### flow/design.v
module ALU_STAGE (
  input clock_in,
  input [31:0] a_in,
  input [31:0] b_in,
  input [3:0] uop_in,
  output [31:0] result_out
);
reg [31:0] a_q;
reg [31:0] b_q;
reg [3:0] uop_q;
reg [31:0] result_q;
wire [31:0] alu_result;
ALU #(.DATA_WIDTH(32)) alu0 (
  .a_data_in(a_q),
  .b_data_in(b_q),
  .uop_in(uop_q),
  .result_out(alu_result)
);
always @(posedge clock_in) begin
  a_q <= a_in;
  b_q <= b_in;
  uop_q <= uop_in;
  result_q <= alu_result;
end
assign result_out = result_q;
endmodule

module ALU
  #(parameter DATA_WIDTH = 32)(
    input [DATA_WIDTH-1:0]  a_data_in,  
    input [DATA_WIDTH-1:0]  b_data_in,  
    input [3:0]             uop_in,
    output reg [DATA_WIDTH-1:0] result_out
);
always@(*) begin
  case(uop_in)
    4'b0000: result_out = a_data_in + b_data_in;
    4'b0001: result_out = a_data_in - b_data_in;
    4'b0010: result_out = a_data_in|b_data_in;
    4'b0011: result_out = a_data_in&b_data_in;
    4'b0100: result_out = a_data_in^b_data_in;
    4'b1000: result_out = a_data_in;
    4'b1001: result_out = b_data_in;
    4'b1010: result_out = ($signed(a_data_in)<$signed(b_data_in))?32'd1:32'd0;
    4'b1011: result_out = (a_data_in<b_data_in)?32'd1:32'd0;
    4'b1101: result_out = $signed(a_data_in) >>> b_data_in[4:0];
    4'b1110: result_out = a_data_in >> b_data_in[4:0];
    4'b1111: result_out = a_data_in << b_data_in[4:0];
    default: result_out = 32'h00000000;
  endcase
end
endmodule
### flow/run.sh
#!/bin/bash
# the make line also repeats each setting of config.mk as NAME=value (left out here)
make -C /OpenROAD-flow-scripts/flow DESIGN_CONFIG=/design/flow/config.mk WORK_HOME=/design/flow/orfs CLKGATE_MAP_FILE= finish
### flow/config.mk
export PLATFORM = sky130hd
export DESIGN_NAME = ALU_STAGE
export DESIGN_NICKNAME = ALU_STAGE
export VERILOG_FILES = /design/flow/design.v
export SDC_FILE = /design/flow/constraint.sdc
export NUM_CORES = 4
export LEC_CHECK = 0
export ABC_AREA = 1
export CAP_MARGIN = 35
export CORE_MARGIN = 2
export CORE_UTILIZATION = 58
export CTS_CLUSTER_SIZE = 72
export HOLD_SLACK_MARGIN = 0.29
export MIN_ROUTING_LAYER = met1
export SETUP_SLACK_MARGIN = 0.12
export SLEW_MARGIN = 20
export TNS_END_PERCENT = 100
### flow/constraint.sdc
create_clock -name core_clock -period 2.14 [get_ports {clock_in}]
set_input_delay 0.4280 -clock core_clock [delete_from_list [all_inputs] [get_ports {clock_in}]]
set_output_delay 0.4280 -clock core_clock [all_outputs]
set_load 0.01 [all_outputs]
==> results of run 1 <==
stage by stage:
| step | util | setup WS, ns | hold WS, ns |
|---|---|---|---|
| floorplan | - | 0.109 | 0.456 |
| global placement | 0.717 | -0.288 | 0.635 |
| detailed placement | 0.717 | -0.265 | 0.652 |
| CTS | 0.757 | 0.0605 | 0.466 |
| global route | 0.826 | -0.260 | 0.468 |
| finish | 0.827 | -0.301 | 0.462 |
per-layer routing:
metal	vias up	global-route usage	routed length, um
li1	8122	-	-
met1	8269	0.634	22200
met2	1835	0.751	26000
met3	640	0.179	11100
met4	4	0.324	6510
met5	-	0.0341	143
timing repair:
action | 4_1_cts | 5_1_grt
gates resized | 135 | 359
cloned | 0 | 3
hold buffers | 0 | 0
endpoints found under the hold margin | 0 | 0
endpoints found under the setup margin | 32 | 31
setup buffers | 12 | 29
pin swaps | 29 | 101
layout make-up:
class	instances	area (sq um)
fill	1545	3740
tap	280	350
antenna	3	7.51
clock buffer	10	239
sequential	100	2060
timing repair buffer	380	3380
multi-input combinational	1828	10500
clock inverter	6	52.6
inverter	326	1260
==> flow_metrics.py, run 1 <==
# Flow results
metrics = {
    "critical_path": {
        "path_class": "reg2reg",
        "start_kind": "flip-flop",
        "critPathLaunch": "b_q[2]",
        "cp.depth": 13,
        "endpoint": "result_q[21]",
        "r2r_start": "b_q[2]",
        "cp_num_buf_inv": 3,
        "max_stage_delay_ns": 0.39,
        "path_max_fanout": 7,
        "endpoint_kind": "flip-flop",
        "r2r_setup_slack_ns": -0.30,
        "critPathArrivalTime_ns": 2.70,
        "worstRegToRegCells": 13,
        "slowest_stage": "dfxtp_4",
        "cp_cell_sequence": "inv_4 -> ha_4 -> buf_8 -> nand2_2 -> nor2_4 -> nand2_1 -> nand3_2 -> buf_4 -> nand3_1 -> nand3_1 -> nand2_1 -> nand3_1 -> nand3_1",
        "crit_family": "simple AND/OR/NAND/NOR gates",
        "required_ns": 2.40,
        "path_common_cell": "nand3_1",
        "timing.rr.end": "result_q[21]",
    },
    "global_route": {
        "grt_max_degree": 76,
        "grt_usage": 0.512,
        "grt_pass1_vias": 16190,
        "grt_pass1_wl_um": 88800,
        "antenna_found_initial": 4,
        "overflow": 0,
    },
    "synthesis": {
        "syn-num-nets": 2521,
        "mux_share": 0,
        "top_area_cell": "nand2_1",
        "synth-async-reset-ratio": 0,
        "synth-xor-area-share": 0.00208,
        "synth.area.top_cells": "nand2_1, dfxtp_1, nand3_1",
        "synthesis.area_sq_um": 12700,
        "yosysCellCount": 2351,
        "yosys_warnings": 2,
        "synthCells": 2351,
        "synthDistinctLibCells": 40,
        "top_cell_area_share": 0.249,
        "ys_sh_simple": 0.503,
        "ys.flop_type": "dfxtp_1",
        "synth_adder_area_share": 0.101,
        "top_cell": "nand2_1",
        "synth_area_per_cell_sq_um": 5.38,
        "synthTopLogicFamily": "simple AND/OR/NAND/NOR gates",
        "yosys.area_share.aoi": 0.0992,
        "common_cells": "nand2_1, nand3_1, inv_1",
        "edf_count": 0,
        "ys_ff": 100,
        "yosys_area_sq_um": 12700,
        "postSynthSeqShare": 0.158,
    },
    "cts": {
        "cts_sinks": 100,
        "insertion_delay_ns": 0.39,
        "cts_tree": "done",
        "clk_pin_slew_ns": 0.09,
        "cts_buffers": 9,
        "ctsRootBufferMaster": "clkbuf_16",
        "cts-htree-levels": 3,
        "clockBufferDepth": 2,
    },
    "power": {
        "p_int_mw": 4.52,
        "p_per_area_nw_per_um2": 456,
        "pg_comb_mw": 4.23,
        "clk-power_mw": 1.80,
        "p_comb_frac": 0.519,
        "ir_worst_vdd_mv": 0.359,
        "seqPwrFrac": 0.260,
        "p_clk_frac": 0.220,
        "power_top_consumer": "combinational logic",
        "p_sw_mw": 3.63,
        "swShare": 0.446,
        "seq_power_mw": 2.12,
        "fin_total_pwr_mw": 8.15,
        "p_leak_nw": 9.24,
    },
    "routing": {
        "detail_route.first_pass.iterations": 10,
        "route.antenna.remaining_nets": 0,
        "drcViolationCount": 0,
        "wl_um": 66000,
        "num_vias": 18870,
        "drt_iter0_drc": 3324,
        "routed_via_density": 6.43,
        "wl_per_cell_um": 22.5,
    },
    "placement": {
        "place_area_sq_um": 15500,
        "place_hpwl_um": 46300,
        "gp_congestion": 1.17,
        "io_buffers": 100,
        "place_inst": 2871,
    },
    "sta": {
        "maxSlewViolCount": 0,
        "period_needed_ns": 2.44,
        "hold_viol_final": 0,
        "setup_viol": 11,
        "max_freq_mhz": 410,
        "slew_headroom": 0.580,
        "fin_crit_sh": 1.14,
        "rsz0062_at_grt": "true",
        "worst_pin_slew_ns": 0.628,
        "fin_ws_ns": -0.301,
        "skew_ns": 0.0172,
        "tns_ns": -1.89,
    },
    "worst_hold_path": {
        "hold_start": "b_in[2]",
        "hp-class": "in2reg",
        "min_to": "b_q[2]",
        "hold_depth": 1,
    },
    "floorplan": {
        "num_rows": 54,
        "die_width_um": 152,
        "core_region_area_sq_um": 21600,
        "die_area_sq_um": 23000,
        "fp_util": 0.585,
        "io_pins": 101,
        "die_y_um": 152,
    },
    "final_layout": {
        "final_area_sq_um": 17900,
        "layout.nets": 2815,
        "synthToLayoutAreaGrowth_pct": 41.2,
        "instances_no_fill": 2933,
    },
    "flow_run": {
        "maxCapViolCount": 0,
        "warning_count": 100,
    },
    "run_status": {
        "status": "failed layout checks",
        "violatedChecks": "negative setup slack",
    },
}
==> run 2: changes to the inputs <==
Settings changed: ABC_AREA 1 to not set, CAP_MARGIN 35 to 20, CELL_PAD_IN_SITES_DETAIL_PLACEMENT set to 1, CORE_ASPECT_RATIO set to 0.64, CORE_UTILIZATION 58 to 40, CTS_CLUSTER_DIAMETER set to 136, CTS_CLUSTER_SIZE 72 to not set, GPL_TIMING_DRIVEN set to 0, HOLD_SLACK_MARGIN 0.29 to not set, MIN_ROUTING_LAYER met1 to met2, SETUP_SLACK_MARGIN 0.12 to not set, SLEW_MARGIN 20 to 5, TNS_END_PERCENT 100 to 15.
Clock period 2.14 ns to 4.0 ns, I/O delays scaled along.
==> run 2 against run 1 <==
The flow now stops in global routing (5_1_grt); area after synthesis down 15%; die size rose by 23%; synthesized cell count decreased by 39%.
==> flow_metrics.py, run 2 <==
# Physical implementation metrics
metrics = {
    "synthesis": {
        "syn-num-nets": 1595,
        "top_cell": "nor2_1",
        "synthTopLogicFamily": "AND-OR/OR-AND gates",
        "synthesis.area_sq_um": 10800,
        "yosys_area_sq_um": 10800,
        "synth_area_per_cell_sq_um": 7.59,
        "synthDistinctLibCells": 89,
        "synth_adder_area_share": 0.118,
        "synthCells": 1425,
        "ys_sh_simple": 0.184,
        "synth-xor-area-share": 0.00324,
        "ys_ff": 100,
        "mux_share": 0.137,
        "yosys_warnings": 2,
        "common_cells": "nor2_1, o21ai_0, nand2_1",
        "ys.flop_type": "dfxtp_1",
        "synth-async-reset-ratio": 0,
        "yosysCellCount": 1425,
        "synth.area.top_cells": "dfxtp_1, ha_1, mux4_2",
        "top_cell_area_share": 0.185,
        "postSynthSeqShare": 0.185,
        "yosys.area_share.aoi": 0.302,
        "edf_count": 0,
        "top_area_cell": "dfxtp_1",
    },
    "global_route": {
        "overflow": 90,
        "grt_usage": 0.731,
    },
    "cts": {
        "postCtsHoldBufs": 0,
        "cts-htree-levels": 3,
        "clockBufferDepth": 2,
        "ctsRootBufferMaster": "clkbuf_16",
        "cts_buffers": 9,
        "cts_sinks": 100,
    },
    "floorplan": {
        "die_y_um": 136,
        "die_area_sq_um": 28400,
        "fp_util": 0.404,
        "die_width_um": 210,
        "num_rows": 48,
        "io_pins": 101,
        "core_region_area_sq_um": 26800,
    },
    "placement": {
        "place_hpwl_um": 47200,
        "gp_congestion": 1.15,
        "place_ws_ns": -1.34,
        "io_buffers": 100,
        "place_area_sq_um": 12300,
    },
    "run_status": {
        "status": "did not finish",
        "stop_error": "[ERROR GRT-0116] Global routing finished with congestion. Check the congestion regions in the DRC Viewer.",
        "haltStage": "global routing (5_1_grt)",
    },
}
run 2: per-layer routing:
metal	GRT overflow	global-route usage
met1	-	-
met2	0	0.778
met3	77	0.864
met4	0	0.421
met5	13	0.650
run 2: what timing repair did:
action	in CTS
gates cloned	0
endpoints found under the hold margin	0
pin swaps	8
buffers inserted	4
resized	62
endpoints found under the setup margin	27
run 2: metrics by stage:
step | setup TNS [ns] | power [mW] | util | cells | hold slack (ns)
after floorplan | 0 | 2.04 | - | 1425 | 0.509
after detailed placement | -20.55 | 2.69 | 0.459 | 1878 | 0.574
after global placement | -23.38 | 2.66 | 0.458 | 1875 | 0.547
after CTS | -0.00653 | 3.63 | 0.479 | 1898 | 0.598
==> run 3: changes to the inputs <==
Settings changed: CAP_MARGIN 20 to 5, CELL_PAD_IN_SITES_DETAIL_PLACEMENT 1 to not set, CORE_ASPECT_RATIO 0.64 to not set, CORE_UTILIZATION 40 to 68, CTS_CLUSTER_DIAMETER 136 to 244, CTS_CLUSTER_SIZE set to 52, GPL_TIMING_DRIVEN 0 to not set, MIN_ROUTING_LAYER met2 to not set, SETUP_SLACK_MARGIN set to 0.69, SLEW_MARGIN 5 to 20, TNS_END_PERCENT 15 to not set.
Clock period 4.0 ns to 2.34 ns, I/O delays scaled along.
==> run 3 against run 2 <==
The flow stops in clock tree synthesis (4_1_cts); die size decreased by 40%; area after synthesis is the same; synthesized cell count unchanged.
==> flow_metrics.py, run 3 <==
# Physical implementation metrics
metrics = {
    "placement": {
        "place_ws_ns": -1.15,
        "place_area_sq_um": 14800,
        "gp_congestion": 1.19,
        "io_buffers": 100,
        "place_hpwl_um": 40600,
        "place_inst": 2016,
    },
    "synthesis": {
        "synth_area_per_cell_sq_um": 7.59,
        "ys_sh_simple": 0.184,
        "synthCells": 1425,
        "top_cell": "nor2_1",
        "postSynthSeqShare": 0.185,
        "yosys_warnings": 2,
        "mux_share": 0.137,
        "synth-xor-area-share": 0.00324,
        "synthTopLogicFamily": "AND-OR/OR-AND gates",
        "edf_count": 0,
        "yosys.area_share.aoi": 0.302,
        "synthesis.area_sq_um": 10800,
        "common_cells": "nor2_1, o21ai_0, nand2_1",
        "synth-async-reset-ratio": 0,
        "yosysCellCount": 1425,
        "yosys_area_sq_um": 10800,
        "ys.flop_type": "dfxtp_1",
        "ys_ff": 100,
        "syn-num-nets": 1595,
        "top_area_cell": "dfxtp_1",
        "synthDistinctLibCells": 89,
        "synth_adder_area_share": 0.118,
        "synth.area.top_cells": "dfxtp_1, ha_1, mux4_2",
        "top_cell_area_share": 0.185,
    },
    "run_status": {
        "stop_error": "[ERROR DPL-0038] Utilization greater than 100%, impossible to legalize",
        "haltStage": "clock tree synthesis (4_1_cts)",
        "status": "did not finish",
    },
    "floorplan": {
        "num_rows": 46,
        "die_y_um": 130,
        "io_pins": 101,
        "die_area_sq_um": 16900,
        "core_region_area_sq_um": 15700,
        "fp_util": 0.688,
        "die_width_um": 130,
    },
}
==> run 4: changes to the inputs <==
Settings changed: ABC_AREA set to 1, CAP_MARGIN 5 to 0, CELL_PAD_IN_SITES_DETAIL_PLACEMENT set to 1, CELL_PAD_IN_SITES_GLOBAL_PLACEMENT set to 1, CORE_ASPECT_RATIO set to 0.64, CORE_UTILIZATION 68 to 16, CTS_CLUSTER_DIAMETER 244 to 136, CTS_CLUSTER_SIZE 52 to 38, GPL_TIMING_DRIVEN set to 0, HOLD_SLACK_MARGIN set to -0.01, MIN_ROUTING_LAYER set to met1, SETUP_SLACK_MARGIN 0.69 to not set, SLEW_MARGIN 20 to 5, TNS_END_PERCENT set to 15.
Clock period 2.34 ns to 4.0 ns, I/O delays scaled along.
==> run 4 against run 3 <==
The run now finishes clean; area after synthesis grew 17%; die size grew to 4.8 times the previous value; synthesized cell count up 65%.
==> flow_metrics.py, run 4 <==
# Flow results
metrics = {
    "worst_hold_path": {
        "hold_depth": 4,
        "hold_start": "uop_q[3]",
        "min_to": "result_q[0]",
        "hp-class": "reg2reg",
    },
    "floorplan": {
        "die_width_um": 356,
        "num_rows": 82,
        "fp_util": 0.162,
        "die_area_sq_um": 81400,
        "core_region_area_sq_um": 78300,
        "io_pins": 101,
        "die_y_um": 229,
    },
    "critical_path": {
        "required_ns": 4.20,
        "path_common_cell": "nand2_1",
        "r2r_start": "b_q[2]",
        "cp_cell_sequence": "buf_2 -> inv_2 -> buf_2 -> buf_2 -> ha_1 -> buf_2 -> nand3_1 -> nand3_1 -> nand2_1 -> nand2_2 -> nand2_1 -> nand2_1 -> nand2_1 -> nand3_1 -> nand2_1 -> nand3b_1",
        "endpoint_kind": "flip-flop",
        "start_kind": "flip-flop",
        "critPathLaunch": "b_q[2]",
        "endpoint": "result_q[15]",
        "r2r_setup_slack_ns": 0.17,
        "cp_num_buf_inv": 5,
        "timing.rr.end": "result_q[15]",
        "critPathArrivalTime_ns": 4.03,
        "slowest_stage": "ha_1",
        "cp.depth": 16,
        "max_stage_delay_ns": 0.40,
        "path_class": "reg2reg",
        "path_max_fanout": 11,
        "crit_family": "simple AND/OR/NAND/NOR gates",
        "worstRegToRegCells": 16,
    },
    "synthesis": {
        "edf_count": 0,
        "synthTopLogicFamily": "simple AND/OR/NAND/NOR gates",
        "yosys_warnings": 2,
        "ys_sh_simple": 0.503,
        "ys.flop_type": "dfxtp_1",
        "synthDistinctLibCells": 40,
        "synth-async-reset-ratio": 0,
        "yosys.area_share.aoi": 0.0992,
        "common_cells": "nand2_1, nand3_1, inv_1",
        "synth_adder_area_share": 0.101,
        "syn-num-nets": 2521,
        "yosys_area_sq_um": 12700,
        "synth_area_per_cell_sq_um": 5.38,
        "synth.area.top_cells": "nand2_1, dfxtp_1, nand3_1",
        "top_cell_area_share": 0.249,
        "top_area_cell": "nand2_1",
        "yosysCellCount": 2351,
        "synth-xor-area-share": 0.00208,
        "top_cell": "nand2_1",
        "synthCells": 2351,
        "synthesis.area_sq_um": 12700,
        "postSynthSeqShare": 0.158,
        "ys_ff": 100,
        "mux_share": 0,
    },
    "sta": {
        "slew_headroom": 0.119,
        "fin_crit_sh": 0.957,
        "max_freq_mhz": 261,
        "fin_ws_ns": 0.172,
        "skew_ns": 0.0254,
        "maxSlewViolCount": 0,
        "hold_viol_final": 0,
        "period_needed_ns": 3.83,
        "setup_viol": 0,
        "worst_pin_slew_ns": 1.32,
    },
    "placement": {
        "gp_congestion": 1.01,
        "place_ws_ns": -0.00996,
        "place_hpwl_um": 70200,
        "io_buffers": 100,
        "place_area_sq_um": 15000,
    },
    "routing": {
        "routed_via_density": 4.77,
        "wl_per_cell_um": 23.7,
        "wl_um": 83400,
        "route.antenna.diode_count": 0,
        "drcViolationCount": 0,
        "num_vias": 16778,
        "detail_route.first_pass.iterations": 5,
        "route.antenna.remaining_nets": 0,
        "drt_iter0_drc": 2383,
    },
    "global_route": {
        "grt_pass1_wl_um": 116000,
        "overflow": 0,
        "antenna_found_initial": 3,
        "grt_max_degree": 21,
        "grt_pass1_vias": 15656,
        "grt_usage": 0.201,
    },
    "cts": {
        "postCtsHoldBufs": 0,
        "insertion_delay_ns": 0.44,
        "cts-htree-levels": 3,
        "cts_tree": "done",
        "clockBufferDepth": 2,
        "cts_sinks": 100,
        "ctsRootBufferMaster": "clkbuf_16",
        "clk_pin_slew_ns": 0.09,
        "cts_buffers": 9,
        "cts_setup_buffers": 0,
    },
    "power": {
        "clk-power_mw": 1.03,
        "p_leak_nw": 7.87,
        "pg_comb_mw": 1.80,
        "ir_worst_vdd_mv": 0.307,
        "p_sw_mw": 1.90,
        "fin_total_pwr_mw": 4.01,
        "p_comb_frac": 0.449,
        "seq_power_mw": 1.18,
        "p_clk_frac": 0.258,
        "p_per_area_nw_per_um2": 262,
        "p_int_mw": 2.11,
        "seqPwrFrac": 0.293,
        "swShare": 0.474,
        "power_top_consumer": "combinational logic",
    },
    "run_status": {
        "status": "finished clean",
    },
    "final_layout": {
        "final_area_sq_um": 15300,
        "synthToLayoutAreaGrowth_pct": 20.8,
        "layout.nets": 2630,
    },
    "flow_run": {
        "maxCapViolCount": 0,
        "warning_count": 93,
    },
}
run 4: cell type report:
class | count | area (sq um)
timing repair buffer | 100 | 1000
inverter | 326 | 1230
tap | 1050 | 1310
clock inverter | 7 | 100
fill | 10081 | 63000
multi-input combinational | 1828 | 8930
clock buffer | 9 | 225
buffer | 95 | 493
sequential | 100 | 2000
run 4: layer usage:
metal,share of wire,vias up,global-route usage
met4,0.015,2,0.0376
met5,0.00016,-,0
met1,0.51,8047,0.319
li1,-,7743,-
met2,0.33,916,0.231
met3,0.14,70,0.0941
run 4: stage by stage:
| step | setup TNS (ns) | util | std cells | hold WS, ns |
|---|---|---|---|---|
| 6_report | 0 | 0.195 | 3515 | 0.690 |
| 3_3_place_gp | 0 | 0.191 | 3501 | 0.666 |
| 3_5_place_dp | -0.00996 | 0.191 | 3501 | 0.653 |
| 2_1_floorplan | 0 | - | 2351 | 0.550 |
| 4_1_cts | 0 | 0.195 | 3517 | 0.682 |
| 5_1_grt | -0.0112 | 0.195 | 3515 | 0.741 |
run 4: what timing repair did:
action | 4_1_cts | 5_1_grt
setup endpoints to repair | 1 | 6
gates resized | 1 | 2
endpoints found under the hold margin | 0 | 0
==> run 5: changes to the inputs <==
Settings changed: ABC_AREA 1 to not set, CAP_MARGIN 0 to 20, CELL_PAD_IN_SITES_DETAIL_PLACEMENT 1 to not set, CELL_PAD_IN_SITES_GLOBAL_PLACEMENT 1 to not set, CORE_ASPECT_RATIO 0.64 to not set, CORE_UTILIZATION 16 to 59, CTS_CLUSTER_DIAMETER 136 to not set, CTS_CLUSTER_SIZE 38 to not set, GPL_TIMING_DRIVEN 0 to not set, HOLD_SLACK_MARGIN -0.01 to not set, MIN_ROUTING_LAYER met1 to not set, SETUP_SLACK_MARGIN set to 0.82, SLEW_MARGIN 5 to 20, TNS_END_PERCENT 15 to not set.
Clock period 4.0 ns to 3.16 ns, I/O delays scaled along.
==> run 5 against run 4 <==
The layout now fails its checks (negative setup slack); worst setup slack worse by 0.28 ns; die size decreased by 76%; sequential share of layout area increased by 0.27 points; core utilization grew 65 points; combinational power increased by 39%; critical path type unchanged; critical endpoint is now result_q[30].
==> flow_metrics.py, run 5 <==
# Flow results
metrics = {
    "run_status": {
        "status": "failed layout checks",
        "violatedChecks": "negative setup slack",
    },
    "floorplan": {
        "die_area_sq_um": 19400,
        "core_region_area_sq_um": 18000,
        "num_rows": 49,
        "die_y_um": 139,
        "io_pins": 101,
        "fp_util": 0.602,
        "die_width_um": 139,
    },
    "placement": {
        "gp_congestion": 1.08,
        "place_inst": 1802,
        "place_ws_ns": -0.122,
        "place_hpwl_um": 33500,
        "io_buffers": 100,
    },
    "power": {
        "swShare": 0.403,
        "p_leak_nw": 6.35,
        "power_top_consumer": "combinational logic",
        "p_sw_mw": 2.08,
        "p_comb_frac": 0.484,
        "clk-power_mw": 1.19,
        "seq_power_mw": 1.47,
        "pg_comb_mw": 2.50,
        "p_per_area_nw_per_um2": 339,
        "ir_worst_vdd_mv": 0.352,
        "seqPwrFrac": 0.285,
        "p_int_mw": 3.08,
        "p_clk_frac": 0.231,
    },
    "synthesis": {
        "synth.area.top_cells": "dfxtp_1, ha_1, mux4_2",
        "ys_sh_simple": 0.184,
        "synth_area_per_cell_sq_um": 7.59,
        "yosys_warnings": 2,
        "top_cell_area_share": 0.185,
        "synthDistinctLibCells": 89,
        "ys_ff": 100,
        "yosysCellCount": 1425,
        "common_cells": "nor2_1, o21ai_0, nand2_1",
        "edf_count": 0,
        "mux_share": 0.137,
        "top_area_cell": "dfxtp_1",
        "yosys_area_sq_um": 10800,
        "synth_adder_area_share": 0.118,
        "syn-num-nets": 1595,
        "synthTopLogicFamily": "AND-OR/OR-AND gates",
        "ys.flop_type": "dfxtp_1",
        "top_cell": "nor2_1",
        "synth-async-reset-ratio": 0,
        "postSynthSeqShare": 0.185,
        "yosys.area_share.aoi": 0.302,
        "synthesis.area_sq_um": 10800,
        "synth-xor-area-share": 0.00324,
        "synthCells": 1425,
    },
    "routing": {
        "route.antenna.remaining_nets": 0,
        "wl_um": 50900,
        "num_vias": 14040,
        "drcViolationCount": 0,
        "wl_per_cell_um": 26.8,
        "drt_iter0_drc": 2843,
        "routed_via_density": 7.40,
        "detail_route.first_pass.iterations": 22,
    },
    "critical_path": {
        "crit_family": "AND-OR/OR-AND gates",
        "timing.rr.end": "result_q[30]",
        "path_max_fanout": 5,
        "endpoint": "result_q[30]",
        "cp.depth": 13,
        "critPathArrivalTime_ns": 3.53,
        "path_class": "reg2reg",
        "critPathLaunch": "b_q[7]",
        "slowest_stage": "dfxtp_1",
        "required_ns": 3.42,
        "max_stage_delay_ns": 0.39,
        "r2r_setup_slack_ns": -0.11,
        "cp_num_buf_inv": 3,
        "cp_cell_sequence": "inv_1 -> ha_1 -> inv_1 -> a21oi_1 -> a31oi_4 -> buf_6 -> a32oi_4 -> and4_4 -> nor2_4 -> a211o_4 -> a211o_1 -> mux2i_1 -> o21ai_1",
        "r2r_start": "b_q[7]",
        "endpoint_kind": "flip-flop",
        "start_kind": "flip-flop",
        "worstRegToRegCells": 13,
        "path_common_cell": "inv_1",
    },
    "sta": {
        "period_needed_ns": 3.27,
        "rsz0062_at_grt": "true",
        "hold_viol_final": 0,
        "fin_hold_ws_ns": 0.569,
        "worst_pin_slew_ns": 1.11,
        "max_freq_mhz": 306,
        "setup_viol": 3,
        "skew_ns": 0.0159,
        "fin_crit_sh": 1.03,
        "maxSlewViolCount": 0,
        "slew_headroom": 0.259,
        "fin_ws_ns": -0.110,
        "tns_ns": -0.212,
    },
    "worst_hold_path": {
        "hold_start": "b_q[10]",
        "hp-class": "reg2reg",
        "hold_depth": 2,
        "min_to": "result_q[10]",
    },
    "flow_run": {
        "maxCapViolCount": 0,
        "warning_count": 98,
    },
    "cts": {
        "postCtsHoldBufs": 0,
        "cts_tree": "done",
        "cts-htree-levels": 3,
        "ctsRootBufferMaster": "clkbuf_16",
        "cts_buffers": 9,
        "clockBufferDepth": 2,
        "clk_pin_slew_ns": 0.09,
        "cts_sinks": 100,
        "insertion_delay_ns": 0.38,
    },
    "global_route": {
        "antenna_found_initial": 3,
        "grt_pass1_wl_um": 72300,
        "overflow": 0,
        "grt_max_degree": 66,
        "grt_usage": 0.474,
        "grt_pass1_vias": 12897,
    },
    "final_layout": {
        "synthToLayoutAreaGrowth_pct": 40.6,
        "final_core_util": 0.847,
        "instances_no_fill": 1897,
        "n_fill_cell": 1015,
        "flop_area_sq_um": 2030,
        "combGateArea_sq_um": 9230,
        "layout.nets": 1832,
    },
}
run 5: routing by layer:
metal / part of all wire / GRT usage / vias to the layer above
met5: 0.00049 / 0 / -
met4: 0.088 / 0.284 / 4
met3: 0.17 / 0.165 / 480
met2: 0.40 / 0.690 / 1481
met1: 0.34 / 0.607 / 6334
li1: - / - / 5741
run 5: final cells by class:
cell class / instances / area share
clock inverters: 6 / 0.00452
repair buffers: 331 / 0.198
diodes: 1 / 0.000164
inverters: 88 / 0.0222
flip-flops and latches: 100 / 0.134
well taps: 229 / 0.0188
clock buffers: 10 / 0.0157
multi-input cells: 1132 / 0.607
run 5: per-stage QoR:
step	cell area (sq um)	power, mW
6_report	15200	5.15
5_1_grt	15200	5.28
2_1_floorplan	11100	2.64
4_1_cts	14500	4.81
3_5_place_dp	13000	3.41
3_3_place_gp	13000	3.38
run 5: what timing repair did:
item,4_1_cts,5_1_grt
pin swaps,80,61
endpoints found under the setup margin,32,32
cloned,3,0
resized,180,115
buffers inserted,51,24
==> run 6: changes to the inputs <==
Settings changed: CORE_UTILIZATION 59 to 58, SETUP_SLACK_MARGIN 0.82 to not set.
Clock period 3.16 ns to 1.95 ns, I/O delays scaled along.
==> run 6 against run 5 <==
The run now fails in global routing (5_1_grt); die size is 1.7% higher; synthesized cell count stayed put; area after synthesis stayed put.
==> flow_metrics.py, run 6 <==
# Physical implementation metrics
metrics = {
    "run_status": {
        "status": "did not finish",
        "haltStage": "global routing (5_1_grt)",
        "stop_error": "[ERROR GRT-0232] Routing congestion too high. Check the congestion heatmap in the GUI.",
    },
    "floorplan": {
        "core_region_area_sq_um": 18100,
        "die_width_um": 141,
        "die_area_sq_um": 19800,
        "die_y_um": 141,
        "fp_util": 0.596,
        "io_pins": 101,
        "num_rows": 49,
    },
    "synthesis": {
        "ys_sh_simple": 0.184,
        "top_area_cell": "dfxtp_1",
        "yosys_area_sq_um": 10800,
        "yosys_warnings": 2,
        "synth-async-reset-ratio": 0,
        "yosys.area_share.aoi": 0.302,
        "postSynthSeqShare": 0.185,
        "synthCells": 1425,
        "top_cell_area_share": 0.185,
        "synth.area.top_cells": "dfxtp_1, ha_1, mux4_2",
        "synthDistinctLibCells": 89,
        "synth_adder_area_share": 0.118,
        "top_cell": "nor2_1",
        "syn-num-nets": 1595,
        "synth-xor-area-share": 0.00324,
        "common_cells": "nor2_1, o21ai_0, nand2_1",
        "edf_count": 0,
        "synthesis.area_sq_um": 10800,
        "mux_share": 0.137,
        "synthTopLogicFamily": "AND-OR/OR-AND gates",
        "yosysCellCount": 1425,
        "ys_ff": 100,
        "synth_area_per_cell_sq_um": 7.59,
        "ys.flop_type": "dfxtp_1",
    },
    "cts": {
        "cts-htree-levels": 3,
        "cts_buffers": 9,
        "clockBufferDepth": 2,
        "ctsRootBufferMaster": "clkbuf_16",
        "cts_sinks": 100,
    },
    "global_route": {
        "grt_usage": 0.910,
        "overflow": 461,
    },
    "placement": {
        "io_buffers": 100,
        "place_ws_ns": -1.32,
        "gp_congestion": 1.15,
        "place_hpwl_um": 37000,
    },
}
==> run 6: through the flow <==
step | power [mW] | hold slack, ns | std cells | TNS [ns] | cell area, sq um
4_1_cts | 8.45 | 0.455 | 2158 | -25.48 | 16900
3_5_place_dp | 6.11 | 0.624 | 2087 | -29.87 | 15200
3_3_place_gp | 6.02 | 0.601 | 2087 | -28.16 | 15200
2_1_floorplan | 4.28 | 0.418 | 1425 | -24.81 | 11100
==> run 6: metal layers <==
metal,GRT usage,GRT overflow
met3,0.800,36
met2,1.03,231
met4,0.953,164
met5,0.604,2
met1,0.888,28
==> run 6: timing repair <==
item                       in CTS
cloned                          9
hold buffers                    0
setup endpoints to repair      32
buffers inserted               52
resized                       202
pin swaps                     103
hold endpoints to repair        0
==> run 7: changes to the inputs <==
Settings changed: ABC_AREA set to 0, CAP_MARGIN 20 to 35, CORE_UTILIZATION 58 to 65, HOLD_SLACK_MARGIN set to 0.29, MIN_ROUTING_LAYER set to met1, SETUP_SLACK_MARGIN set to 0.12, TNS_END_PERCENT set to 45.
Clock period 1.95 ns to 2.41 ns, I/O delays scaled along.
==> run 7 against run 6 <==
The run again fails in global routing (5_1_grt); area after synthesis did not move; synthesized cell count did not move; die size fell by 10%.
==> flow_metrics.py, run 7 <==
# Physical implementation metrics
metrics = {
    "floorplan": {
        "fp_util": 0.659,
        "die_y_um": 133,
        "core_region_area_sq_um": 16400,
        "die_width_um": 133,
        "num_rows": 47,
        "io_pins": 101,
        "die_area_sq_um": 17700,
    },
    "synthesis": {
        "postSynthSeqShare": 0.185,
        "synth.area.top_cells": "dfxtp_1, ha_1, mux4_2",
        "top_area_cell": "dfxtp_1",
        "synthesis.area_sq_um": 10800,
        "synthCells": 1425,
        "synthDistinctLibCells": 89,
        "synth-xor-area-share": 0.00324,
        "syn-num-nets": 1595,
        "synth_area_per_cell_sq_um": 7.59,
        "top_cell_area_share": 0.185,
        "ys_ff": 100,
        "synth-async-reset-ratio": 0,
        "yosys_warnings": 2,
        "synthTopLogicFamily": "AND-OR/OR-AND gates",
        "yosys.area_share.aoi": 0.302,
        "edf_count": 0,
        "ys.flop_type": "dfxtp_1",
        "top_cell": "nor2_1",
        "yosys_area_sq_um": 10800,
        "ys_sh_simple": 0.184,
        "common_cells": "nor2_1, o21ai_0, nand2_1",
        "synth_adder_area_share": 0.118,
        "mux_share": 0.137,
        "yosysCellCount": 1425,
    },
    "run_status": {
        "haltStage": "global routing (5_1_grt)",
        "status": "did not finish",
        "stop_error": "[ERROR GRT-0116] Global routing finished with congestion. Check the congestion regions in the DRC Viewer.",
    },
    "cts": {
        "cts_sinks": 100,
        "clockBufferDepth": 2,
        "cts_buffers": 9,
        "ctsRootBufferMaster": "clkbuf_16",
        "cts-htree-levels": 3,
    },
    "placement": {
        "gp_congestion": 1.13,
        "place_hpwl_um": 35900,
        "io_buffers": 100,
    },
    "global_route": {
        "grt_usage": 0.910,
        "overflow": 424,
    },
}
[run 7: stage by stage]
step	cells	instance area, sq um	setup slack, ns
4_1_cts	2056	15900	-0.721
3_5_place_dp	2009	14700	-0.866
3_3_place_gp	2009	14700	-0.756
2_1_floorplan	1425	11000	-0.979
[run 7: per-layer routing]
metal  track usage  overflow
met5         0.531         3
met4         0.956       140
met3         0.800        13
met2          1.04       258
met1         0.881        10
[run 7: repair_timing]
action / CTS
cloned: 3
buffers inserted: 28
pin swaps: 51
gates resized: 155
endpoints found under the setup margin: 32
hold buffers: 0
==> run 8: changes to the inputs <==
Settings changed: ABC_AREA 0 to not set, CAP_MARGIN 35 to 20, CORE_ASPECT_RATIO set to 1.2, CORE_UTILIZATION 65 to 50, CTS_CLUSTER_SIZE set to 77, HOLD_SLACK_MARGIN 0.29 to not set, MIN_ROUTING_LAYER met1 to not set, PLACE_DENSITY_LB_ADDON set to 0.27, SETUP_SLACK_MARGIN 0.12 to 0.28, SLEW_MARGIN 20 to 0, TNS_END_PERCENT 45 to 65.
Clock period 2.41 ns to 2.24 ns, I/O delays scaled along.
==> run 8 against run 7 <==
Synthesized cell count stayed put; the layout now fails its checks (negative setup slack); die size is 29% higher; area after synthesis stayed put.
==> flow_metrics.py, run 8 <==
# Flow results
metrics = {
    "run_status": {
        "status": "failed layout checks",
        "violatedChecks": "negative setup slack",
    },
    "floorplan": {
        "num_rows": 58,
        "die_y_um": 165,
        "core_region_area_sq_um": 21100,
        "die_area_sq_um": 22800,
        "die_width_um": 138,
        "fp_util": 0.512,
        "io_pins": 101,
    },
    "critical_path": {
        "path_class": "reg2reg",
        "cp_cell_sequence": "buf_6 -> ha_4 -> fa_2 -> a21o_1 -> a221oi_4 -> a21oi_2 -> a311o_1 -> a31oi_4 -> o221ai_2 -> o21ai_2 -> o41ai_2 -> a221o_1 -> a211o_1",
        "critPathArrivalTime_ns": 3.59,
        "timing.rr.end": "result_q[26]",
        "path_max_fanout": 3,
        "start_kind": "flip-flop",
        "endpoint": "result_q[26]",
        "max_stage_delay_ns": 0.45,
        "slowest_stage": "a311o_1",
        "r2r_setup_slack_ns": -1.09,
        "endpoint_kind": "flip-flop",
        "cp_num_buf_inv": 1,
        "worstRegToRegCells": 13,
        "critPathLaunch": "a_q[0]",
        "crit_family": "AND-OR/OR-AND gates",
        "r2r_start": "a_q[0]",
        "required_ns": 2.50,
        "cp.depth": 13,
    },
    "synthesis": {
        "synth.area.top_cells": "dfxtp_1, ha_1, mux4_2",
        "ys.flop_type": "dfxtp_1",
        "synth-xor-area-share": 0.00324,
        "synth-async-reset-ratio": 0,
        "common_cells": "nor2_1, o21ai_0, nand2_1",
        "synth_area_per_cell_sq_um": 7.59,
        "yosysCellCount": 1425,
        "edf_count": 0,
        "yosys_area_sq_um": 10800,
        "synthTopLogicFamily": "AND-OR/OR-AND gates",
        "mux_share": 0.137,
        "synthCells": 1425,
        "synthDistinctLibCells": 89,
        "yosys_warnings": 2,
        "yosys.area_share.aoi": 0.302,
        "top_cell_area_share": 0.185,
        "syn-num-nets": 1595,
        "top_cell": "nor2_1",
        "top_area_cell": "dfxtp_1",
        "synthesis.area_sq_um": 10800,
        "ys_sh_simple": 0.184,
        "synth_adder_area_share": 0.118,
        "ys_ff": 100,
        "postSynthSeqShare": 0.185,
    },
    "sta": {
        "period_needed_ns": 3.33,
        "setup_viol": 32,
        "max_freq_mhz": 300,
        "maxSlewViolCount": 0,
        "skew_ns": 0.0130,
        "rsz0062_at_grt": "true",
        "slew_headroom": 0.557,
        "worst_pin_slew_ns": 0.665,
        "hold_viol_final": 0,
        "tns_ns": -20.70,
        "fin_crit_sh": 1.49,
        "fin_ws_ns": -1.09,
        "fin_hold_ws_ns": 0.505,
    },
    "cts": {
        "postCtsHoldBufs": 0,
        "clk_pin_slew_ns": 0.08,
        "ctsRootBufferMaster": "clkbuf_16",
        "clockBufferDepth": 2,
        "cts_buffers": 9,
        "cts-htree-levels": 3,
        "insertion_delay_ns": 0.38,
        "cts_tree": "done",
        "cts_sinks": 100,
    },
    "final_layout": {
        "combGateArea_sq_um": 9000,
        "final_core_util": 0.800,
        "synthToLayoutAreaGrowth_pct": 56.1,
        "n_fill_cell": 1481,
        "flop_area_sq_um": 2030,
        "instances_no_fill": 2189,
        "layout.nets": 2085,
    },
    "global_route": {
        "antenna_found_initial": 1,
        "overflow": 0,
        "grt_max_degree": 64,
        "grt_usage": 0.436,
        "grt_pass1_wl_um": 77200,
        "grt_pass1_vias": 13960,
    },
    "power": {
        "p_sw_mw": 2.89,
        "seq_power_mw": 2.04,
        "seqPwrFrac": 0.268,
        "swShare": 0.380,
        "p_leak_nw": 7.51,
        "p_clk_frac": 0.222,
        "p_per_area_nw_per_um2": 451,
        "power_top_consumer": "combinational logic",
        "p_comb_frac": 0.510,
        "ir_worst_vdd_mv": 0.360,
        "clk-power_mw": 1.69,
        "pg_comb_mw": 3.89,
        "fin_total_pwr_mw": 7.62,
        "p_int_mw": 4.72,
    },
    "flow_run": {
        "warning_count": 96,
        "maxCapViolCount": 0,
    },
    "routing": {
        "wl_per_cell_um": 23.8,
        "detail_route.first_pass.iterations": 12,
        "route.antenna.remaining_nets": 0,
        "drcViolationCount": 0,
        "wl_um": 52100,
        "drt_iter0_drc": 1892,
        "routed_via_density": 6.51,
        "num_vias": 14256,
        "route.antenna.diode_count": 0,
    },
    "placement": {
        "place_hpwl_um": 37900,
        "io_buffers": 100,
        "place_inst": 2124,
        "gp_congestion": 1.06,
    },
    "worst_hold_path": {
        "hold_start": "b_in[6]",
        "hold_depth": 1,
        "hp-class": "in2reg",
        "min_to": "b_q[6]",
    },
}
[run 8: per-stage QoR]
stage	instance area (sq um)	worst slack, ns
finish	16900	-1.09
global route	16900	-1.18
CTS	16500	-1.01
detailed placement	15200	-1.17
global placement	15200	-1.12
floorplan	11000	-1.15
[run 8: timing repair]
item                       in CTS  in global routing
gates resized                 178                 55
buffers inserted               29                 19
cloned                          2                  0
setup endpoints to repair      32                 32
pin swaps                      60                 47
[run 8: layout make-up]
type | instances | area share
sequential | 100 | 0.120
timing repair buffer | 584 | 0.290
clock inverter | 5 | 0.00356
tap | 270 | 0.0200
multi-input combinational | 1132 | 0.533
clock buffer | 10 | 0.0136
inverter | 88 | 0.0201
[run 8: metal layers]
layer / track usage / vias to the layer above / part of all wire / wire length [um]
met5: 0 / - / 0 / 0
met4: 0.308 / 0 / 0.089 / 4630
met3: 0.0781 / 345 / 0.10 / 5390
met2: 0.743 / 1080 / 0.46 / 24100
met1: 0.499 / 6580 / 0.34 / 18000
li1: - / 6251 / - / -
==> run 9: changes to the inputs <==
Settings changed: ABC_AREA set to 0, CAP_MARGIN 20 to 35, CORE_ASPECT_RATIO 1.2 to not set, CORE_UTILIZATION 50 to 65, CTS_CLUSTER_SIZE 77 to not set, HOLD_SLACK_MARGIN set to 0.29, MIN_ROUTING_LAYER set to met1, PLACE_DENSITY_LB_ADDON 0.27 to not set, SETUP_SLACK_MARGIN 0.28 to 0.12, SLEW_MARGIN 0 to 20, TNS_END_PERCENT 65 to 45.
Clock period 2.24 ns to 2.39 ns, I/O delays scaled along.
==> run 9 against run 8 <==
The flow now stops in global routing (5_1_grt); synthesized cell count unchanged; die size decreased by 23%; area after synthesis stayed put.
==> flow_metrics.py, run 9 <==
# Physical implementation metrics
metrics = {
    "synthesis": {
        "synth_adder_area_share": 0.118,
        "top_cell_area_share": 0.185,
        "synthCells": 1425,
        "yosys.area_share.aoi": 0.302,
        "synthesis.area_sq_um": 10800,
        "synth.area.top_cells": "dfxtp_1, ha_1, mux4_2",
        "synthTopLogicFamily": "AND-OR/OR-AND gates",
        "syn-num-nets": 1595,
        "synth-async-reset-ratio": 0,
        "ys.flop_type": "dfxtp_1",
        "synthDistinctLibCells": 89,
        "top_cell": "nor2_1",
        "postSynthSeqShare": 0.185,
        "edf_count": 0,
        "ys_ff": 100,
        "yosysCellCount": 1425,
        "ys_sh_simple": 0.184,
        "top_area_cell": "dfxtp_1",
        "mux_share": 0.137,
        "synth_area_per_cell_sq_um": 7.59,
        "common_cells": "nor2_1, o21ai_0, nand2_1",
        "yosys_warnings": 2,
        "yosys_area_sq_um": 10800,
        "synth-xor-area-share": 0.00324,
    },
    "floorplan": {
        "die_y_um": 133,
        "io_pins": 101,
        "die_area_sq_um": 17700,
        "core_region_area_sq_um": 16400,
        "fp_util": 0.659,
        "die_width_um": 133,
        "num_rows": 47,
    },
    "global_route": {
        "grt_usage": 0.827,
        "overflow": 88,
    },
    "cts": {
        "postCtsHoldBufs": 0,
        "cts_buffers": 9,
        "cts-htree-levels": 3,
        "ctsRootBufferMaster": "clkbuf_16",
        "clockBufferDepth": 2,
        "cts_sinks": 100,
    },
    "placement": {
        "place_hpwl_um": 35100,
        "gp_congestion": 1.13,
        "io_buffers": 100,
    },
    "run_status": {
        "haltStage": "global routing (5_1_grt)",
        "stop_error": "[ERROR GRT-0116] Global routing finished with congestion. Check the congestion regions in the DRC Viewer.",
        "status": "did not finish",
    },
}
run 9: routing by layer:
layer / overflow / global-route usage
met4: 46 / 0.867
met3: 2 / 0.718
met1: 0 / 0.814
met5: 1 / 0.347
met2: 39 / 0.957
run 9: timing repair:
item | CTS
gates resized | 143
pin swaps | 67
buffers inserted | 35
gates cloned | 2
setup endpoints to repair | 32
run 9: per-stage QoR:
stage	instance area, sq um	setup TNS, ns	setup slack, ns	instances	hold slack [ns]
after detailed placement	14600	-17.52	-0.876	2005	0.619
after CTS	15800	-12.15	-0.701	2057	0.546
after floorplan	11000	-12.85	-0.999	1425	0.506
after global placement	14600	-14.57	-0.768	2005	0.616
==> run 10: changes to the inputs <==
Settings changed: ABC_AREA 0 to not set, CAP_MARGIN 35 to 20, CTS_CLUSTER_DIAMETER set to 28, CTS_CLUSTER_SIZE set to 72, HOLD_SLACK_MARGIN 0.29 to not set, MIN_ROUTING_LAYER met1 to not set, SETUP_SLACK_MARGIN 0.12 to 0.47, TNS_END_PERCENT 45 to 5.
Clock period 2.39 ns to 3.1 ns, I/O delays scaled along.
==> run 10 against run 9 <==
The layout now fails its checks (negative setup slack); die size unchanged; synthesized cell count unchanged; area after synthesis unchanged.
==> flow_metrics.py, run 10 <==
# Flow results
metrics = {
    "synthesis": {
        "mux_share": 0.137,
        "synthCells": 1425,
        "top_cell_area_share": 0.185,
        "ys.flop_type": "dfxtp_1",
        "top_cell": "nor2_1",
        "yosys_area_sq_um": 10800,
        "synthesis.area_sq_um": 10800,
        "ys_ff": 100,
        "syn-num-nets": 1595,
        "synthTopLogicFamily": "AND-OR/OR-AND gates",
        "synthDistinctLibCells": 89,
        "edf_count": 0,
        "synth-async-reset-ratio": 0,
        "yosysCellCount": 1425,
        "synth_adder_area_share": 0.118,
        "synth_area_per_cell_sq_um": 7.59,
        "postSynthSeqShare": 0.185,
        "synth.area.top_cells": "dfxtp_1, ha_1, mux4_2",
        "yosys_warnings": 2,
        "yosys.area_share.aoi": 0.302,
        "common_cells": "nor2_1, o21ai_0, nand2_1",
        "top_area_cell": "dfxtp_1",
        "ys_sh_simple": 0.184,
        "synth-xor-area-share": 0.00324,
    },
    "power": {
        "power_top_consumer": "combinational logic",
        "swShare": 0.393,
        "seqPwrFrac": 0.310,
        "p_sw_mw": 1.90,
        "p_comb_frac": 0.443,
        "p_leak_nw": 5.80,
        "ir_worst_vdd_mv": 0.315,
        "clk-power_mw": 1.19,
        "pg_comb_mw": 2.13,
        "p_int_mw": 2.93,
        "fin_total_pwr_mw": 4.82,
        "p_clk_frac": 0.248,
        "seq_power_mw": 1.49,
        "p_per_area_nw_per_um2": 353,
    },
    "sta": {
        "rsz0062_at_grt": "true",
        "period_needed_ns": 3.17,
        "fin_ws_ns": -0.0733,
        "maxSlewViolCount": 0,
        "slew_headroom": 0.352,
        "setup_viol": 4,
        "worst_pin_slew_ns": 0.971,
        "max_freq_mhz": 315,
        "hold_viol_final": 0,
        "skew_ns": 0.00772,
        "fin_crit_sh": 1.02,
    },
    "global_route": {
        "grt_pass1_vias": 12274,
        "grt_max_degree": 67,
        "antenna_found_initial": 1,
        "grt_usage": 0.480,
        "overflow": 0,
        "grt_pass1_wl_um": 66400,
    },
    "critical_path": {
        "start_kind": "flip-flop",
        "cp.depth": 12,
        "endpoint": "result_q[26]",
        "cp_num_buf_inv": 0,
        "max_stage_delay_ns": 0.36,
        "critPathArrivalTime_ns": 3.45,
        "timing.rr.end": "result_q[26]",
        "cp_cell_sequence": "ha_2 -> fa_2 -> a21o_1 -> a221oi_4 -> a21oi_2 -> a311o_1 -> a31oi_4 -> o221ai_2 -> o21ai_2 -> o41ai_2 -> a221o_1 -> a211o_1",
        "crit_family": "AND-OR/OR-AND gates",
        "worstRegToRegCells": 12,
        "path_class": "reg2reg",
        "r2r_setup_slack_ns": -0.07,
        "endpoint_kind": "flip-flop",
        "r2r_start": "b_q[0]",
        "path_max_fanout": 4,
        "slowest_stage": "dfxtp_4",
        "critPathLaunch": "b_q[0]",
        "required_ns": 3.38,
    },
    "floorplan": {
        "fp_util": 0.659,
        "num_rows": 47,
        "die_area_sq_um": 17700,
        "io_pins": 101,
        "die_width_um": 133,
        "die_y_um": 133,
        "core_region_area_sq_um": 16400,
    },
    "routing": {
        "wl_per_cell_um": 24.0,
        "route.antenna.remaining_nets": 0,
        "routed_via_density": 7.19,
        "wl_um": 43700,
        "num_vias": 13074,
        "detail_route.first_pass.iterations": 7,
        "drcViolationCount": 0,
        "drt_iter0_drc": 2439,
        "route.antenna.diode_count": 0,
    },
    "cts": {
        "insertion_delay_ns": 0.38,
        "cts-htree-levels": 3,
        "clockBufferDepth": 2,
        "postCtsHoldBufs": 0,
        "ctsRootBufferMaster": "clkbuf_16",
        "clk_pin_slew_ns": 0.08,
        "cts_tree": "done",
        "cts_buffers": 9,
        "cts_sinks": 100,
    },
    "worst_hold_path": {
        "hp-class": "reg2reg",
        "hold_depth": 2,
        "hold_start": "b_q[21]",
        "min_to": "result_q[21]",
    },
    "placement": {
        "gp_congestion": 1.11,
        "io_buffers": 100,
        "place_hpwl_um": 31800,
        "place_ws_ns": -0.240,
    },
    "run_status": {
        "violatedChecks": "negative setup slack",
        "status": "failed layout checks",
    },
    "final_layout": {
        "synthToLayoutAreaGrowth_pct": 26.1,
        "layout.nets": 1764,
        "combGateArea_sq_um": 8420,
        "flop_area_sq_um": 2030,
        "n_fill_cell": 1042,
    },
    "flow_run": {
        "warning_count": 98,
        "maxCapViolCount": 0,
    },
}
run 10: timing repair:
| item | 4_1_cts | 5_1_grt |
|---|---|---|
| setup buffers | 3 | 0 |
| gates resized | 57 | 38 |
| setup endpoints to repair | 27 | 29 |
| pin swaps | 24 | 12 |
| cloned | 0 | 0 |
run 10: area by class of cell:
cell class / count / share of cell area
inverter: 88 / 0.0248
clock buffer: 9 / 0.0165
multi-input combinational: 1132 / 0.617
tap: 220 / 0.0202
timing repair buffer: 263 / 0.167
clock inverter: 7 / 0.00569
sequential: 100 / 0.149
run 10: through the flow:
step           hold WS, ns  cell area (sq um)  TNS [ns]   util  instances
6_report             0.591              13600    -0.107  0.831       1819
5_1_grt              0.622              13600    -0.830  0.831       1819
4_1_cts              0.595              13500  -0.00293  0.824       1819
3_5_place_dp         0.572              13000     -1.25  0.790       1800
3_3_place_gp         0.546              13000    -0.453  0.790       1800
2_1_floorplan        0.509              10900     -1.56      -       1425
run 10: metal layers:
metal / share of wire / up-vias / track usage
met5: 0 / - / 0
met4: 0.079 / 0 / 0.299
met3: 0.16 / 341 / 0.169
met2: 0.40 / 1199 / 0.696
met1: 0.35 / 5932 / 0.609
li1: - / 5602 / -
==> run 11: changes to the inputs <==
Settings changed: ABC_AREA set to 1, CORE_UTILIZATION 65 to 72, CTS_CLUSTER_DIAMETER 28 to not set, CTS_CLUSTER_SIZE 72 to not set, SETUP_SLACK_MARGIN 0.47 to not set, TNS_END_PERCENT 5 to not set.
Clock period 3.1 ns to 2.33 ns, I/O delays scaled along.
==> run 11 against run 10 <==
The run now fails in global routing (5_1_grt); die size is 5.5% higher; synthesized cell count increased by 65%; area after synthesis rose by 17%.
==> flow_metrics.py, run 11 <==
# Physical implementation metrics
metrics = {
    "floorplan": {
        "die_area_sq_um": 18700,
        "num_rows": 48,
        "die_y_um": 137,
        "io_pins": 101,
        "die_width_um": 137,
        "core_region_area_sq_um": 17200,
        "fp_util": 0.734,
    },
    "run_status": {
        "status": "did not finish",
        "haltStage": "global routing (5_1_grt)",
        "stop_error": "[ERROR GRT-0232] Routing congestion too high. Check the congestion heatmap in the GUI.",
    },
    "synthesis": {
        "syn-num-nets": 2521,
        "top_cell_area_share": 0.249,
        "yosys.area_share.aoi": 0.0992,
        "ys.flop_type": "dfxtp_1",
        "synthesis.area_sq_um": 12700,
        "yosys_warnings": 2,
        "top_cell": "nand2_1",
        "common_cells": "nand2_1, nand3_1, inv_1",
        "synthCells": 2351,
        "synth-xor-area-share": 0.00208,
        "mux_share": 0,
        "synthDistinctLibCells": 40,
        "yosysCellCount": 2351,
        "ys_sh_simple": 0.503,
        "synthTopLogicFamily": "simple AND/OR/NAND/NOR gates",
        "postSynthSeqShare": 0.158,
        "synth.area.top_cells": "nand2_1, dfxtp_1, nand3_1",
        "edf_count": 0,
        "synth_adder_area_share": 0.101,
        "yosys_area_sq_um": 12700,
        "top_area_cell": "nand2_1",
        "ys_ff": 100,
        "synth_area_per_cell_sq_um": 5.38,
        "synth-async-reset-ratio": 0,
    },
    "cts": {
        "cts_buffers": 9,
        "postCtsHoldBufs": 0,
        "cts-htree-levels": 3,
        "ctsRootBufferMaster": "clkbuf_16",
        "cts_sinks": 100,
        "cts_setup_buffers": 0,
        "clockBufferDepth": 2,
    },
    "placement": {
        "io_buffers": 100,
        "place_hpwl_um": 42300,
        "place_ws_ns": -0.140,
        "gp_congestion": 1.16,
    },
    "global_route": {
        "overflow": 2,
        "grt_usage": 0.679,
    },
}
## run 11: what timing repair did
item	CTS
hold endpoints to repair	0
resized	7
endpoints found under the setup margin	3
pin swaps	0
## run 11: per-stage QoR
step / hold WS, ns / area (sq um) / instances / utilization / setup TNS [ns]
after CTS: 0.526 / 14600 / 2696 / 0.844 / 0
after detailed placement: 0.633 / 14300 / 2681 / 0.827 / -0.140
after global placement: 0.628 / 14300 / 2681 / 0.827 / -0.0701
after floorplan: 0.494 / 12700 / 2351 / - / 0
## run 11: routing by layer
layer	overflow	track usage
met5	0	0.206
met4	2	0.605
met3	0	0.531
met2	0	0.848
met1	0	0.700
==> run 12: changes to the inputs <==
Settings changed: ABC_AREA 1 to not set, CORE_UTILIZATION 72 to 40.
Clock period 2.33 ns to 4.49 ns, I/O delays scaled along.
==> run 12 against run 11 <==
The run now finishes clean; synthesized cell count fell by 39%; die size grew 52%; area after synthesis shrank 15%.
==> flow_metrics.py, run 12 <==
# Flow results
metrics = {
    "run_status": {
        "status": "finished clean",
    },
    "power": {
        "clk-power_mw": 0.903,
        "seq_power_mw": 1.03,
        "p_comb_frac": 0.398,
        "p_clk_frac": 0.281,
        "ir_worst_vdd_mv": 0.178,
        "p_leak_nw": 5.26,
        "swShare": 0.374,
        "power_top_consumer": "combinational logic",
        "p_per_area_nw_per_um2": 254,
        "seqPwrFrac": 0.321,
        "pg_comb_mw": 1.28,
        "p_sw_mw": 1.20,
        "p_int_mw": 2.01,
    },
    "routing": {
        "wl_per_cell_um": 24.6,
        "route.antenna.diode_count": 0,
        "num_vias": 11758,
        "route.antenna.remaining_nets": 0,
        "drcViolationCount": 0,
        "wl_um": 45200,
        "detail_route.first_pass.iterations": 6,
        "routed_via_density": 6.40,
        "drt_iter0_drc": 1423,
    },
    "synthesis": {
        "top_cell_area_share": 0.185,
        "syn-num-nets": 1595,
        "synth_area_per_cell_sq_um": 7.59,
        "synthDistinctLibCells": 89,
        "synthCells": 1425,
        "synthTopLogicFamily": "AND-OR/OR-AND gates",
        "top_area_cell": "dfxtp_1",
        "common_cells": "nor2_1, o21ai_0, nand2_1",
        "ys_ff": 100,
        "edf_count": 0,
        "yosys_warnings": 2,
        "synthesis.area_sq_um": 10800,
        "ys.flop_type": "dfxtp_1",
        "mux_share": 0.137,
        "yosysCellCount": 1425,
        "synth_adder_area_share": 0.118,
        "synth.area.top_cells": "dfxtp_1, ha_1, mux4_2",
        "yosys_area_sq_um": 10800,
        "ys_sh_simple": 0.184,
        "synth-xor-area-share": 0.00324,
        "top_cell": "nor2_1",
        "postSynthSeqShare": 0.185,
        "yosys.area_share.aoi": 0.302,
        "synth-async-reset-ratio": 0,
    },
    "critical_path": {
        "critPathArrivalTime_ns": 4.25,
        "required_ns": 4.72,
        "path_max_fanout": 45,
        "max_stage_delay_ns": 0.55,
        "endpoint": "result_q[14]",
        "endpoint_kind": "flip-flop",
        "worstRegToRegCells": 12,
        "critPathLaunch": "b_q[0]",
        "r2r_setup_slack_ns": 0.48,
        "cp_num_buf_inv": 3,
        "path_class": "reg2reg",
        "cp_cell_sequence": "buf_4 -> inv_1 -> ha_1 -> mux2i_1 -> inv_1 -> mux4_2 -> o2bb2ai_1 -> o21ai_0 -> o2111ai_1 -> a2111o_1 -> a21oi_1 -> o2bb2ai_1",
        "start_kind": "flip-flop",
        "cp.depth": 12,
        "timing.rr.end": "result_q[14]",
        "r2r_start": "b_q[0]",
        "crit_family": "AND-OR/OR-AND gates",
        "slowest_stage": "mux4_2",
    },
    "sta": {
        "hold_viol_final": 0,
        "max_freq_mhz": 249,
        "maxSlewViolCount": 0,
        "fin_ws_ns": 0.479,
        "skew_ns": 0.0126,
        "worst_pin_slew_ns": 0.892,
        "slew_headroom": 0.399,
        "period_needed_ns": 4.01,
        "tns_ns": 0,
        "fin_crit_sh": 0.893,
        "rsz0062_at_grt": "false",
        "setup_viol": 0,
    },
    "global_route": {
        "antenna_found_initial": 2,
        "grt_pass1_vias": 10652,
        "grt_pass1_wl_um": 67800,
        "grt_max_degree": 67,
        "grt_usage": 0.314,
        "overflow": 0,
    },
    "floorplan": {
        "num_rows": 60,
        "io_pins": 101,
        "die_y_um": 168,
        "fp_util": 0.405,
        "die_width_um": 168,
        "core_region_area_sq_um": 26700,
        "die_area_sq_um": 28400,
    },
    "cts": {
        "cts_resized": 0,
        "cts_buffers": 9,
        "ctsRootBufferMaster": "clkbuf_16",
        "postCtsHoldBufs": 0,
        "clk_pin_slew_ns": 0.08,
        "cts_sinks": 100,
        "clockBufferDepth": 2,
        "cts_tree": "done",
        "cts_setup_buffers": 0,
        "insertion_delay_ns": 0.37,
        "cts-htree-levels": 3,
    },
    "final_layout": {
        "layout.nets": 1660,
        "synthToLayoutAreaGrowth_pct": 16.8,
    },
    "worst_hold_path": {
        "hp-class": "reg2reg",
        "hold_start": "b_q[8]",
        "min_to": "result_q[8]",
        "hold_depth": 2,
    },
    "placement": {
        "place_ws_ns": 0.611,
        "place_hpwl_um": 34500,
        "gp_congestion": 0.993,
        "io_buffers": 100,
    },
    "flow_run": {
        "maxCapViolCount": 0,
        "warning_count": 93,
    },
}
## run 12: cell type report
cell class,instances,area [sq um]
fill,2684,14100
sequential,100,2010
inverter,88,330
timing repair buffer,159,1460
clock buffer,10,239
multi-input combinational,1132,8080
tap,341,427
clock inverter,6,93.8
## run 12: routing by layer
metal	up-vias	part of all wire	global-route usage
met5	-	0.00069	0
met4	4	0.028	0.0888
met3	83	0.10	0.0663
met2	607	0.44	0.480
met1	5670	0.43	0.447
li1	5394	-	-
## run 12: through the flow
step,area [sq um],cells,util,hold WS (ns),power [mW]
5_1_grt,12600,1836,0.473,0.612,3.37
3_5_place_dp,12300,1820,0.460,0.558,2.30
6_report,12600,1836,0.473,0.581,3.21
2_1_floorplan,10800,1425,-,0.509,1.82
4_1_cts,12600,1836,0.473,0.578,3.21
3_3_place_gp,12300,1820,0.460,0.550,2.30
==> run 13: changes to the inputs <==
Settings changed: CAP_MARGIN 20 to 35, CORE_UTILIZATION 40 to 72, CTS_CLUSTER_DIAMETER set to 244, CTS_CLUSTER_SIZE set to 52, HOLD_SLACK_MARGIN set to 0.29, PLACE_DENSITY set to 0.95.
Clock period 4.49 ns to 2.6 ns, I/O delays scaled along.
==> run 13 against run 12 <==
The run now fails in clock tree synthesis (4_1_cts); die size fell by 44%; synthesized cell count did not move; area after synthesis did not move.
==> flow_metrics.py, run 13 <==
# Physical implementation metrics
metrics = {
    "synthesis": {
        "syn-num-nets": 1595,
        "yosysCellCount": 1425,
        "synthDistinctLibCells": 89,
        "edf_count": 0,
        "common_cells": "nor2_1, o21ai_0, nand2_1",
        "synthesis.area_sq_um": 10800,
        "synth-async-reset-ratio": 0,
        "ys.flop_type": "dfxtp_1",
        "synth.area.top_cells": "dfxtp_1, ha_1, mux4_2",
        "synthTopLogicFamily": "AND-OR/OR-AND gates",
        "yosys_warnings": 2,
        "ys_sh_simple": 0.184,
        "yosys_area_sq_um": 10800,
        "yosys.area_share.aoi": 0.302,
        "ys_ff": 100,
        "top_cell": "nor2_1",
        "synth-xor-area-share": 0.00324,
        "top_area_cell": "dfxtp_1",
        "synthCells": 1425,
        "postSynthSeqShare": 0.185,
        "mux_share": 0.137,
        "top_cell_area_share": 0.185,
        "synth_area_per_cell_sq_um": 7.59,
        "synth_adder_area_share": 0.118,
    },
    "floorplan": {
        "die_y_um": 127,
        "die_area_sq_um": 16000,
        "fp_util": 0.741,
        "core_region_area_sq_um": 14600,
        "num_rows": 44,
        "io_pins": 101,
        "die_width_um": 127,
    },
    "placement": {
        "place_area_sq_um": 14000,
        "io_buffers": 100,
        "place_ws_ns": -0.727,
        "place_inst": 1892,
        "place_hpwl_um": 43100,
        "gp_congestion": 1.23,
    },
    "run_status": {
        "status": "did not finish",
        "haltStage": "clock tree synthesis (4_1_cts)",
        "stop_error": "[ERROR DPL-0038] Utilization greater than 100%, impossible to legalize",
    },
}
==> run 14: changes to the inputs <==
Settings changed: ABC_AREA set to 0, CORE_UTILIZATION 72 to 65, CTS_CLUSTER_DIAMETER 244 to 211, CTS_CLUSTER_SIZE 52 to not set, HOLD_SLACK_MARGIN 0.29 to not set, MIN_ROUTING_LAYER set to met1, PLACE_DENSITY 0.95 to not set, SETUP_SLACK_MARGIN set to 0.12, TNS_END_PERCENT set to 45.
Clock period 2.6 ns to 2.37 ns, I/O delays scaled along.
==> run 14 against run 13 <==
The run fails in global routing (5_1_grt); synthesized cell count is the same; area after synthesis stayed put; die size grew 10%.
==> flow_metrics.py, run 14 <==
# Physical implementation metrics
metrics = {
    "placement": {
        "place_ws_ns": -1.02,
        "place_inst": 2004,
        "place_hpwl_um": 35600,
        "io_buffers": 100,
        "place_area_sq_um": 14700,
        "gp_congestion": 1.14,
    },
    "synthesis": {
        "ys_sh_simple": 0.184,
        "synth-async-reset-ratio": 0,
        "syn-num-nets": 1595,
        "yosysCellCount": 1425,
        "synthTopLogicFamily": "AND-OR/OR-AND gates",
        "edf_count": 0,
        "synthCells": 1425,
        "top_area_cell": "dfxtp_1",
        "yosys.area_share.aoi": 0.302,
        "postSynthSeqShare": 0.185,
        "top_cell_area_share": 0.185,
        "top_cell": "nor2_1",
        "yosys_warnings": 2,
        "synthDistinctLibCells": 89,
        "synthesis.area_sq_um": 10800,
        "synth_adder_area_share": 0.118,
        "synth-xor-area-share": 0.00324,
        "yosys_area_sq_um": 10800,
        "synth_area_per_cell_sq_um": 7.59,
        "ys_ff": 100,
        "common_cells": "nor2_1, o21ai_0, nand2_1",
        "mux_share": 0.137,
        "synth.area.top_cells": "dfxtp_1, ha_1, mux4_2",
        "ys.flop_type": "dfxtp_1",
    },
    "floorplan": {
        "core_region_area_sq_um": 16400,
        "num_rows": 47,
        "die_area_sq_um": 17700,
        "die_y_um": 133,
        "die_width_um": 133,
        "fp_util": 0.659,
        "io_pins": 101,
    },
    "cts": {
        "cts_buffers": 9,
        "ctsRootBufferMaster": "clkbuf_16",
        "cts-htree-levels": 3,
        "cts_sinks": 100,
        "clockBufferDepth": 2,
    },
    "run_status": {
        "status": "did not finish",
        "stop_error": "[ERROR GRT-0116] Global routing finished with congestion. Check the congestion regions in the DRC Viewer.",
        "haltStage": "global routing (5_1_grt)",
    },
    "global_route": {
        "overflow": 340,
        "grt_usage": 0.896,
    },
}
-- run 14: timing repair --
action | 4_1_cts
cloned | 3
pin swaps | 66
endpoints found under the hold margin | 0
gates resized | 147
setup buffers | 31
setup endpoints to repair | 32
hold buffers | 0
-- run 14: per-layer routing --
metal | GRT overflow | track usage
met1 | 19 | 0.884
met2 | 184 | 1.02
met5 | 2 | 0.503
met3 | 14 | 0.785
met4 | 121 | 0.924
Power is estimated from default activity; no workload was simulated.
